== wip/raven ==
// serial
module serial
    (  
      input  clk  
    , input  reset  
    , input  enable  
    , input  can_send
    , input [7:0] data_in
    , input  in_stb
    , output wire [7:0] data_out
    , output wire  out_stb
    );
For scale: ~2,700 cells after synthesis, roughly 310 flip-flops, ~22 I/O pins, about 24,000 sq um of cells after synthesis.
make LEC_CHECK=0 CAP_MARGIN=20 CORE_MARGIN=2 CORE_UTILIZATION=65 SLEW_MARGIN=20 finish   # period 7.85 ns
run.sh (not shown) runs the stock make flow with config.mk's settings and CLKGATE_MAP_FILE=.
Both conditions hold for wip/raven: the flow ran to the end and the final layout passed the timing, DRC and antenna checks.
## Diff of input files: wip/lagoon against wip/raven
Settings: PLACE_DENSITY now 0.35, previously not set; CTS_CLUSTER_SIZE now 50, previously not set; CORE_UTILIZATION now 72, was 65; HOLD_SLACK_MARGIN now -0.1, previously not set; the clock period (ns, I/O delays scaled along) now 5.02, was 7.85.
### Flow results
wip/lagoon vs wip/raven, number of resized instances in the post-cts repair step went up by 95.
Reported for wip/lagoon and wip/raven, area fraction in compound gates turned out identical to the last digit.
Compared to wip/raven, wip/lagoon shows a narrower setup margin.
The number of sinks on the clock net on wip/lagoon is in line with that on wip/raven.
Of wip/raven and wip/lagoon, only wip/raven finishes the flow clean.
Compared with wip/raven, wip/lagoon shows a combinational share of power that is 6.4 points higher.
Final cell count (wip/lagoon vs. wip/raven) increases by a few percent
On clock network fraction of total power: between wip/lagoon and wip/raven, it ends up lower for wip/lagoon.
Of the two candidates, wip/raven has the better overall power consumption and wip/lagoon the worse one.
Pre-CTS setup slack in wip/lagoon is 2120 ps below wip/raven.
Total length of routed wires ends up lower on wip/raven.
What wip/ember does differently from wip/lagoon at the input level:
Settings: CORE_UTILIZATION now 40, was 72; CTS_CLUSTER_SIZE no longer set, was 50; HOLD_SLACK_MARGIN no longer set, was -0.1; PLACE_DENSITY no longer set, was 0.35; the clock period (ns, I/O delays scaled along) now 6.8, was 5.02.
Results
wip/ember went all the way through synthesis, placement and routing and the layout is clean on timing, DRC and antenna. wip/ember vs wip/lagoon, final RePlAce weighted congestion went down by about 5%. Relative to wip/lagoon, number of instances in the placed design increased by about 5.6% in wip/ember. Between wip/lagoon and wip/ember, via count is lower for wip/ember, wip/lagoon comes in above that. Relative to wip/lagoon, post-layout period usage of the worst path has gone down in wip/ember.
#### Input delta (wip/quartz over wip/ember)
Settings: setting MAX_ROUTING_LAYER to met4 for the first time; setting TNS_END_PERCENT to 40 for the first time; setting CTS_CLUSTER_SIZE to 62 for the first time; setting SETUP_SLACK_MARGIN to 2.19 for the first time; setting GPL_ROUTABILITY_DRIVEN to 0 for the first time; changing the clock period (ns, I/O delays scaled along) from 6.8 to 10.0.
Findings:
The number of filler instances in the final layout reported for wip/quartz is smaller than that of wip/ember by 25.
Sum of met3 wire segment lengths after detailed routing is lower on wip/ember
wip/quartz vs wip/ember — portion of the clock cycle consumed by the worst path in the final layout dropped 27 points.
The run with more routed wire is wip/ember, not wip/quartz.
Relative to wip/ember, routed metal-1 wire length has gone down in wip/quartz.
For wip/quartz, the highest metal layer used by the detailed router was met4, unlike wip/ember, where it was met5.
The initial standard-cell utilization of the core of wip/ember and that of wip/quartz are within noise of each other.
wip/quartz vs wip/ember — non-clock buffer count in the final layout dropped by more than a quarter
Comparing wip/quartz with wip/ember, the logic area came out essentially unchanged.
The run showing the greater area growth from synthesis to layout is wip/ember.

* * *

== job 2549 ==
Starting RTL as in the previous note.
Settings: LEC_CHECK=0, ABC_AREA=1, CAP_MARGIN=20, CORE_MARGIN=2, CORE_UTILIZATION=72, SLEW_MARGIN=20; clock period 7.03 ns.
Job 2549 completed end to end with timing, DRC and antenna clean.
Inputs modified between job 2549 and job 5494:
--- a/flow/config.mk
+++ b/flow/config.mk
@@ -8 +7,0 @@
-export ABC_AREA = 1
@@ -11,0 +11,4 @@
+export CTS_CLUSTER_SIZE = 50
+export MAX_ROUTING_LAYER = met4
+export PLACE_DENSITY_LB_ADDON = 0.0
+export SETUP_SLACK_MARGIN = 1.46
==> flow/constraint.sdc <==
create_clock -name core_clock -period 4.92 [get_ports {clk}]
set_input_delay 0.9840 -clock core_clock [delete_from_list [all_inputs] [get_ports {clk}]]
set_output_delay 0.9840 -clock core_clock [all_outputs]
set_load 0.01 [all_outputs]
Notes after the runs:
Job 5494: aborted in global routing (tool error). Floorplan die area, job 5494 vs job 2549: down by a few percent. The placer congestion estimate of job 5494 exceeds that of job 2549 by about 0.9%. Compared with job 2549, in job 5494 share of the core filled by cells before placement now sits lower, placement-stage worst setup slack now sits lower, post-place instance area now sits higher, synthesized area now sits lower. Synthesized cell count for job 5494 is lower than for job 2549.
#### Input delta (job 4501 over job 5494)
--- a/flow/config.mk
+++ b/flow/config.mk
@@ -10,5 +10 @@
-export CORE_UTILIZATION = 72
-export CTS_CLUSTER_SIZE = 50
-export MAX_ROUTING_LAYER = met4
-export PLACE_DENSITY_LB_ADDON = 0.0
-export SETUP_SLACK_MARGIN = 1.46
+export CORE_UTILIZATION = 57
==> flow/constraint.sdc <==
create_clock -name core_clock -period 6.8 [get_ports {clk}]
set_input_delay 1.3600 -clock core_clock [delete_from_list [all_inputs] [get_ports {clk}]]
set_output_delay 1.3600 -clock core_clock [all_outputs]
set_load 0.01 [all_outputs]
- Job 4501 finished all stages; the layout is clean.
- Diff job 5494..job 4501 | maximum buffer depth of the clock tree | unchanged
- Worst slack at placement: job 4501 better than job 5494
- As far as number of cells in Yosys stat goes, job 4501 and job 5494 are indistinguishable; the numbers are identical.
- Summary of job 4501 over job 5494: die width higher, weighted congestion reported at the end of routability-driven placement lower, synthesized cell area roughly the same.
- Re and-or/or-and share of the synthesized area: no difference whatsoever between job 4501 and job 5494.
> inputs changed (job 4501 -> job 2943)
--- a/flow/config.mk
+++ b/flow/config.mk
@@ -10 +10 @@
-export CORE_UTILIZATION = 57
+export CORE_UTILIZATION = 40
==> flow/constraint.sdc <==
create_clock -name core_clock -period 10.0 [get_ports {clk}]
set_input_delay 2.0000 -clock core_clock [delete_from_list [all_inputs] [get_ports {clk}]]
set_output_delay 2.0000 -clock core_clock [all_outputs]
set_load 0.01 [all_outputs]
- The effective utilization at floorplan of job 2943 is lower than that of job 4501.
- Re maximum fanout encountered on the critical timing path: job 2943 and job 4501 aren't equal, and the lower value belongs to job 4501.
- Job 2943 ended up with a lower global routing met1 resource utilization than job 4501 did.

* * *

serial again, from the RTL that the note above started with.
==> flow/config.mk <==
export PLATFORM = sky130hd
export DESIGN_NAME = serial
export DESIGN_NICKNAME = serial
export VERILOG_FILES = /design/flow/design.v
export SDC_FILE = /design/flow/constraint.sdc
export NUM_CORES = 4
export LEC_CHECK = 0
export CAP_MARGIN = 20
export CELL_PAD_IN_SITES_GLOBAL_PLACEMENT = 1
export CORE_ASPECT_RATIO = 1.41
export CORE_MARGIN = 2
export CORE_UTILIZATION = 63
export CTS_CLUSTER_DIAMETER = 97
export GPL_ROUTABILITY_DRIVEN = 1
export GPL_TIMING_DRIVEN = 1
export MAX_ROUTING_LAYER = met4
export SLEW_MARGIN = 20
export TNS_END_PERCENT = 85
==> flow/constraint.sdc <==
create_clock -name core_clock -period 11.2 [get_ports {clk}]
set_input_delay 2.2400 -clock core_clock [delete_from_list [all_inputs] [get_ports {clk}]]
set_output_delay 2.2400 -clock core_clock [all_outputs]
set_load 0.01 [all_outputs]
The first run went through all stages and came out clean.
Rerun with:
- CELL_PAD_IN_SITES_GLOBAL_PLACEMENT: 1 -> not set
- CORE_ASPECT_RATIO: 1.41 -> not set
- CORE_UTILIZATION: 63 -> 35
- CTS_CLUSTER_DIAMETER: 97 -> not set
- GPL_ROUTABILITY_DRIVEN: 1 -> not set
- GPL_TIMING_DRIVEN: 1 -> not set
- MAX_ROUTING_LAYER: met4 -> not set
- TNS_END_PERCENT: 85 -> not set
- clock period: 11.2 -> 12.2 ns (I/O delays scaled with it)
What happened: The new run produced a clean layout. Core utilization is lower by 29 points. Cell count is higher by 13%. Power is lower by 4.7%. Combinational power is lower by about 10%.
Rerun with:
- CAP_MARGIN: 20 -> 15
- CORE_UTILIZATION: 35 -> 65
- TNS_END_PERCENT: not set -> 10
- clock period: 12.2 -> 6.52 ns (I/O delays scaled with it)
Effect: The new run finished with timing, DRC and antenna clean. Total power went up by 88%. Wire length is lower by 0.38%. Clock skew is about the same. Setup slack loses 4.7 ns. Final area goes down by 0.49%. Area after synthesis does not change. Combinational power climbs by 100%. First-iteration DRC count rises by 0.97%.

* * *

serial again, from the RTL that the note above started with.
make LEC_CHECK=0 CAP_MARGIN=20 CELL_PAD_IN_SITES_GLOBAL_PLACEMENT=0 CORE_ASPECT_RATIO=1.41 CORE_MARGIN=2 CORE_UTILIZATION=56 CTS_CLUSTER_SIZE=82 GPL_ROUTABILITY_DRIVEN=0 GPL_TIMING_DRIVEN=0 MAX_ROUTING_LAYER=met4 PLACE_DENSITY=0.67 SLEW_MARGIN=30 TNS_END_PERCENT=55 finish   # period 4.57 ns
The first run completed, yet does not pass: negative setup slack.
Rerun with:
--- a/flow/config.mk
+++ b/flow/config.mk
@@ -10,10 +10,9 @@
 export CORE_ASPECT_RATIO = 1.41
 export CORE_MARGIN = 2
-export CORE_UTILIZATION = 56
-export CTS_CLUSTER_SIZE = 82
-export GPL_ROUTABILITY_DRIVEN = 0
-export GPL_TIMING_DRIVEN = 0
+export CORE_UTILIZATION = 67
+export GPL_ROUTABILITY_DRIVEN = 1
+export GPL_TIMING_DRIVEN = 1
 export MAX_ROUTING_LAYER = met4
-export PLACE_DENSITY = 0.67
-export SLEW_MARGIN = 30
-export TNS_END_PERCENT = 55
+export PLACE_DENSITY_LB_ADDON = 0.0
+export SLEW_MARGIN = 20
+export TNS_END_PERCENT = 85
==> flow/constraint.sdc (replaced) <==
create_clock -name core_clock -period 6.96 [get_ports {clk}]
set_input_delay 1.3920 -clock core_clock [delete_from_list [all_inputs] [get_ports {clk}]]
set_output_delay 1.3920 -clock core_clock [all_outputs]
set_load 0.01 [all_outputs]
The changed run passed the timing, DRC and antenna checks.
Final cell count is lower by a little under a tenth.
Die size is lower by about a fifth.
Global-route usage fell by 0.66 points.
Setup slack improved by 1700 ps.
Area after synthesis is unchanged.
Total power fell by well over a third.
Via count went down by a few percent.
Wire length shrinks by about a fifth.

* * *

## the baseline
serial again, from the RTL that the note above started with.
==> flow/design.v (excerpt) <==
module serial
    (  
      input  clk  
    , input  reset  
    , input  enable  
    , input  can_send
    , input [7:0] data_in
    , input  in_stb
    , output wire [7:0] data_out
    , output wire  out_stb
    );
Settings: LEC_CHECK=0, CAP_MARGIN=20, CELL_PAD_IN_SITES_DETAIL_PLACEMENT=1, CELL_PAD_IN_SITES_GLOBAL_PLACEMENT=0, CORE_ASPECT_RATIO=1.41, CORE_MARGIN=4, CORE_UTILIZATION=56, CTS_CLUSTER_SIZE=82, GPL_ROUTABILITY_DRIVEN=1, GPL_TIMING_DRIVEN=0, MAX_ROUTING_LAYER=met4, PLACE_DENSITY_LB_ADDON=0.11, SLEW_MARGIN=30, TNS_END_PERCENT=55; clock period 4.63 ns.
The baseline never completed, since it errored out during 5_1_grt.
Changes in the candidate relative to the baseline:
- GPL_TIMING_DRIVEN: 0 -> 1
- GPL_ROUTABILITY_DRIVEN: 1 -> 0
- CELL_PAD_IN_SITES_DETAIL_PLACEMENT: 1 -> unset
- PLACE_DENSITY: unset -> 0.67
- CORE_MARGIN: 4 -> 3
- PLACE_DENSITY_LB_ADDON: 0.11 -> unset
- Final checks on the candidate, whose flow otherwise completed, came back failing, citing setup timing.
- On the candidate: total CTS buffers is 8.8% lower than what the baseline gave.
- When the candidate is measured against the baseline, its chip width turns out 1.1% lower.
- Comparing the candidate against the baseline, there is no change at all in adder-cell share of the synthesized area.
- As far as area after synthesis is concerned, the baseline and the candidate perform about the same.
- Compared with the baseline, the candidate shows a quantity of gates resized following cts that is 75% lower.
- The baseline → the candidate: worst setup slack before clock tree synthesis went up by 0.82 ns, height of the die dropped about 0.8%, synthesized area per cell held steady, total placed instance area now larger, H-tree depth shrank by 1.
- Number of core rows for the candidate: about 1.1% down relative to the baseline

* * *

Starting RTL as in the previous note.
==> flow/config.mk <==
export PLATFORM = sky130hd
export DESIGN_NAME = serial
export DESIGN_NICKNAME = serial
export VERILOG_FILES = /design/flow/design.v
export SDC_FILE = /design/flow/constraint.sdc
export NUM_CORES = 4
export LEC_CHECK = 0
export CAP_MARGIN = 20
export CORE_MARGIN = 2
export CORE_UTILIZATION = 72
export CTS_CLUSTER_SIZE = 50
export PLACE_DENSITY_LB_ADDON = 0.0
export SLEW_MARGIN = 20
==> flow/constraint.sdc <==
create_clock -name core_clock -period 5.56 [get_ports {clk}]
set_input_delay 1.1120 -clock core_clock [delete_from_list [all_inputs] [get_ports {clk}]]
set_output_delay 1.1120 -clock core_clock [all_outputs]
set_load 0.01 [all_outputs]
The starting point produced a layout that fails on setup timing.
Edit:
Settings changed: CAP_MARGIN 20 to 15, CORE_UTILIZATION 72 to 65, CTS_CLUSTER_SIZE 50 to default, MAX_ROUTING_LAYER from default to met4, PLACE_DENSITY_LB_ADDON 0.0 to default.
Clock period 5.56 ns to 6.48 ns, I/O delays scaled along.
The new run finished with timing, DRC and antenna clean. Register-to-register slack gains 0.53 ns. Setup slack gets better by 0.53 ns. Via count decreases by 6.7%. Synthesized area does not change. Wire length shrinks by 7.0%. Synthesized cell count does not change.

* * *

Starting RTL as in the previous note.
clock: 11.2 ns
lec_check: 0
cap_margin: 20
cell_pad_in_sites_global_placement: 1
core_aspect_ratio: 1.41
core_margin: 2
core_utilization: 65
gpl_routability_driven: 1
gpl_timing_driven: 1
max_routing_layer: met4
setup_slack_margin: -0.77
slew_margin: 20
tns_end_percent: 85
Rerun with:
--- a/flow/config.mk
+++ b/flow/config.mk
@@ -9 +9 @@
-export CELL_PAD_IN_SITES_GLOBAL_PLACEMENT = 1
+export CELL_PAD_IN_SITES_GLOBAL_PLACEMENT = 0
@@ -12 +12 @@
-export CORE_UTILIZATION = 65
+export CORE_UTILIZATION = 72
@@ -16 +16,2 @@
-export SETUP_SLACK_MARGIN = -0.77
+export PLACE_DENSITY_LB_ADDON = 0.0
+export SETUP_SLACK_MARGIN = 1.95
==> flow/constraint.sdc (replaced) <==
create_clock -name core_clock -period 6.82 [get_ports {clk}]
set_input_delay 1.3640 -clock core_clock [delete_from_list [all_inputs] [get_ports {clk}]]
set_output_delay 1.3640 -clock core_clock [all_outputs]
set_load 0.01 [all_outputs]
Effect: The changed run went through all stages and came out clean. Setup slack loses 3.7 ns. Wire length went up by about a fifth. First-iteration DRC count went up by well over a third. Cell count went up by a few percent. Die size went down by roughly a tenth. Count of clock-buffer cells in the layout went down by 9. Register-to-register slack loses 3.7 ns. Non-clock buffer count went up by 134. Via count went up by roughly a tenth. Design area went up by a little under a tenth. Global-route usage went up by 8.5 points.
Rerun with:
--- a/flow/config.mk
+++ b/flow/config.mk
@@ -9 +9 @@
-export CELL_PAD_IN_SITES_GLOBAL_PLACEMENT = 0
+export CELL_PAD_IN_SITES_GLOBAL_PLACEMENT = 1
@@ -12 +12 @@
-export CORE_UTILIZATION = 72
+export CORE_UTILIZATION = 58
@@ -16,2 +16 @@
-export PLACE_DENSITY_LB_ADDON = 0.0
-export SETUP_SLACK_MARGIN = 1.95
+export PLACE_DENSITY = 0.43
==> flow/constraint.sdc (replaced) <==
create_clock -name core_clock -period 11.2 [get_ports {clk}]
set_input_delay 2.2400 -clock core_clock [delete_from_list [all_inputs] [get_ports {clk}]]
set_output_delay 2.2400 -clock core_clock [all_outputs]
set_load 0.01 [all_outputs]
What happened:
- The changed run completed without violations
- worst hold slack hardly moves
- total power went down by 47%
- sequential power fell by 38%
- wire length goes down by 16%
- first-iteration DRC count decreases by 57%
- global-route usage came out lower by 12 points
- final area is lower by 8.2%
- critical path depth went down by 12
Rerun with:
--- a/flow/config.mk
+++ b/flow/config.mk
@@ -9 +9 @@
-export CELL_PAD_IN_SITES_GLOBAL_PLACEMENT = 1
+export CELL_PAD_IN_SITES_GLOBAL_PLACEMENT = 0
@@ -12 +12 @@
-export CORE_UTILIZATION = 58
+export CORE_UTILIZATION = 72
@@ -16 +16,2 @@
-export PLACE_DENSITY = 0.43
+export PLACE_DENSITY_LB_ADDON = 0.0
+export SETUP_SLACK_MARGIN = 1.91
==> flow/constraint.sdc (replaced) <==
create_clock -name core_clock -period 6.66 [get_ports {clk}]
set_input_delay 1.3320 -clock core_clock [delete_from_list [all_inputs] [get_ports {clk}]]
set_output_delay 1.3320 -clock core_clock [all_outputs]
set_load 0.01 [all_outputs]
Cell area came out higher by a little under a tenth.
Total power came out higher by well over a third.
First-iteration DRC count came out higher by well over a third.
Utilization came out higher by 22 points.
Routed wire length came out higher by about a fifth.
Sequential share of layout area came out lower by 2.3 points.
Setup slack degrades by 3.7 ns.
Die size came out lower by about a fifth.
Area after synthesis is unchanged.
Rerun with:
--- a/flow/config.mk
+++ b/flow/config.mk
@@ -9 +9 @@
-export CELL_PAD_IN_SITES_GLOBAL_PLACEMENT = 0
+export CELL_PAD_IN_SITES_GLOBAL_PLACEMENT = 1
@@ -12 +12 @@
-export CORE_UTILIZATION = 72
+export CORE_UTILIZATION = 56
@@ -16,2 +16 @@
-export PLACE_DENSITY_LB_ADDON = 0.0
-export SETUP_SLACK_MARGIN = 1.91
+export PLACE_DENSITY = 0.43
==> flow/constraint.sdc (replaced) <==
create_clock -name core_clock -period 11.2 [get_ports {clk}]
set_input_delay 2.2400 -clock core_clock [delete_from_list [all_inputs] [get_ports {clk}]]
set_output_delay 2.2400 -clock core_clock [all_outputs]
set_load 0.01 [all_outputs]
Outcome: The changed run finished clean; design area is lower by a little under a tenth; clock-buffer cell count increases by 4; via count shrinks by roughly a tenth; worst hold slack is worse by 0.0037 ns; core utilization shrinks by 24 points; final cell count shrinks slightly.
No activity file was given, so power comes from the tool's default toggle rates.
